Design ahb_lite_fir_filter, start of the top module:
module ahb_lite_fir_filter(
    input clk,
          n_rst,
    input logic hsel,
    input logic [3:0] haddr,
    input logic hsize,
    input logic [1:0] htrans,
    input logic hwrite,
    input logic [15:0] hwdata,
    output logic [15:0] hrdata,
    output logic hresp
);
Size in the first run: about 3,500 cells after synthesis, ~420 flip-flops, roughly 32,000 um2 of cells after synthesis.
clock: 7.62 ns
lec_check: 0
cap_margin: 20
cell_pad_in_sites_global_placement: 0
core_margin: 2
core_utilization: 70
cts_cluster_diameter: 344
cts_cluster_size: 15
gpl_routability_driven: 1
gpl_timing_driven: 1
hold_slack_margin: -0.09
max_routing_layer: met4
place_density_lb_addon: 0.02
setup_slack_margin: -0.55
slew_margin: 35
run.sh (not shown) runs the stock make flow with config.mk's settings and CLKGATE_MAP_FILE=.
The baseline finished but failed the layout checks on setup timing.
Next try:
==> flow/config.mk (replaced) <==
export PLATFORM = sky130hd
export DESIGN_NAME = ahb_lite_fir_filter
export DESIGN_NICKNAME = ahb_lite_fir_filter
export VERILOG_FILES = /design/flow/design.v
export SDC_FILE = /design/flow/constraint.sdc
export NUM_CORES = 4
export LEC_CHECK = 0
export CAP_MARGIN = 20
export CORE_MARGIN = 2
export CORE_UTILIZATION = 72
export SLEW_MARGIN = 20
==> flow/constraint.sdc (replaced) <==
create_clock -name core_clock -period 10.0 [get_ports {clk}]
set_input_delay 2.0000 -clock core_clock [delete_from_list [all_inputs] [get_ports {clk}]]
set_output_delay 2.0000 -clock core_clock [all_outputs]
set_load 0.01 [all_outputs]
Result: With this change the flow went through all stages and came out clean; global-route usage came out lower by 3.8 points; combinational power shrinks by a quarter to a third; core utilization came out lower by 5.6 points; setup slack is better by 1.2 ns; final area went down by a little under a tenth; sequential cell count is unchanged; power shrinks by roughly a tenth; via count decreases by a few percent.
Next try:
--- a/flow/config.mk
+++ b/flow/config.mk
@@ -7,0 +8 @@
+export ABC_AREA = 1
@@ -10 +11,7 @@
-export CORE_UTILIZATION = 72
+export CORE_UTILIZATION = 71
+export CTS_CLUSTER_DIAMETER = 243
+export CTS_CLUSTER_SIZE = 15
+export HOLD_SLACK_MARGIN = 0.29
+export MAX_ROUTING_LAYER = met4
+export PLACE_DENSITY_LB_ADDON = 0.01
+export SETUP_SLACK_MARGIN = 1.61
==> flow/constraint.sdc (replaced) <==
create_clock -name core_clock -period 5.56 [get_ports {clk}]
set_input_delay 1.1120 -clock core_clock [delete_from_list [all_inputs] [get_ports {clk}]]
set_output_delay 1.1120 -clock core_clock [all_outputs]
set_load 0.01 [all_outputs]
This time the run did not get past global routing (5_1_grt) with GRT-0116.
Synthesized cell count rose by a quarter to a third.
Die size rose by a few percent.
Area after synthesis rose slightly.
Next try:
==> flow/config.mk (replaced) <==
export PLATFORM = sky130hd
export DESIGN_NAME = ahb_lite_fir_filter
export DESIGN_NICKNAME = ahb_lite_fir_filter
export VERILOG_FILES = /design/flow/design.v
export SDC_FILE = /design/flow/constraint.sdc
export NUM_CORES = 4
export LEC_CHECK = 0
export CAP_MARGIN = 20
export CORE_MARGIN = 2
export CORE_UTILIZATION = 72
export CTS_CLUSTER_DIAMETER = 356
export CTS_CLUSTER_SIZE = 97
export PLACE_DENSITY = 0.38
export SETUP_SLACK_MARGIN = 1.07
export SLEW_MARGIN = 20
==> flow/constraint.sdc (replaced) <==
create_clock -name core_clock -period 4.86 [get_ports {clk}]
set_input_delay 0.9720 -clock core_clock [delete_from_list [all_inputs] [get_ports {clk}]]
set_output_delay 0.9720 -clock core_clock [all_outputs]
set_load 0.01 [all_outputs]
=> The new run ended with an error in global routing (5_1_grt). Area after synthesis is lower by 1.3%. Die area is lower by 2.6%. Synthesized cell count is lower by 20%.
Next try:
--- a/flow/config.mk
+++ b/flow/config.mk
@@ -10,5 +10,2 @@
-export CORE_UTILIZATION = 72
-export CTS_CLUSTER_DIAMETER = 356
-export CTS_CLUSTER_SIZE = 97
-export PLACE_DENSITY = 0.38
-export SETUP_SLACK_MARGIN = 1.07
+export CORE_UTILIZATION = 67
+export SETUP_SLACK_MARGIN = 2.36
==> flow/constraint.sdc (replaced) <==
create_clock -name core_clock -period 8.88 [get_ports {clk}]
set_input_delay 1.7760 -clock core_clock [delete_from_list [all_inputs] [get_ports {clk}]]
set_output_delay 1.7760 -clock core_clock [all_outputs]
set_load 0.01 [all_outputs]
Outcome: The changed run produced a clean layout; synthesized cell count stays the same; synthesized area stays the same; die size came out higher by 7.3%.
No activity file was given, so power comes from the tool's default toggle rates.
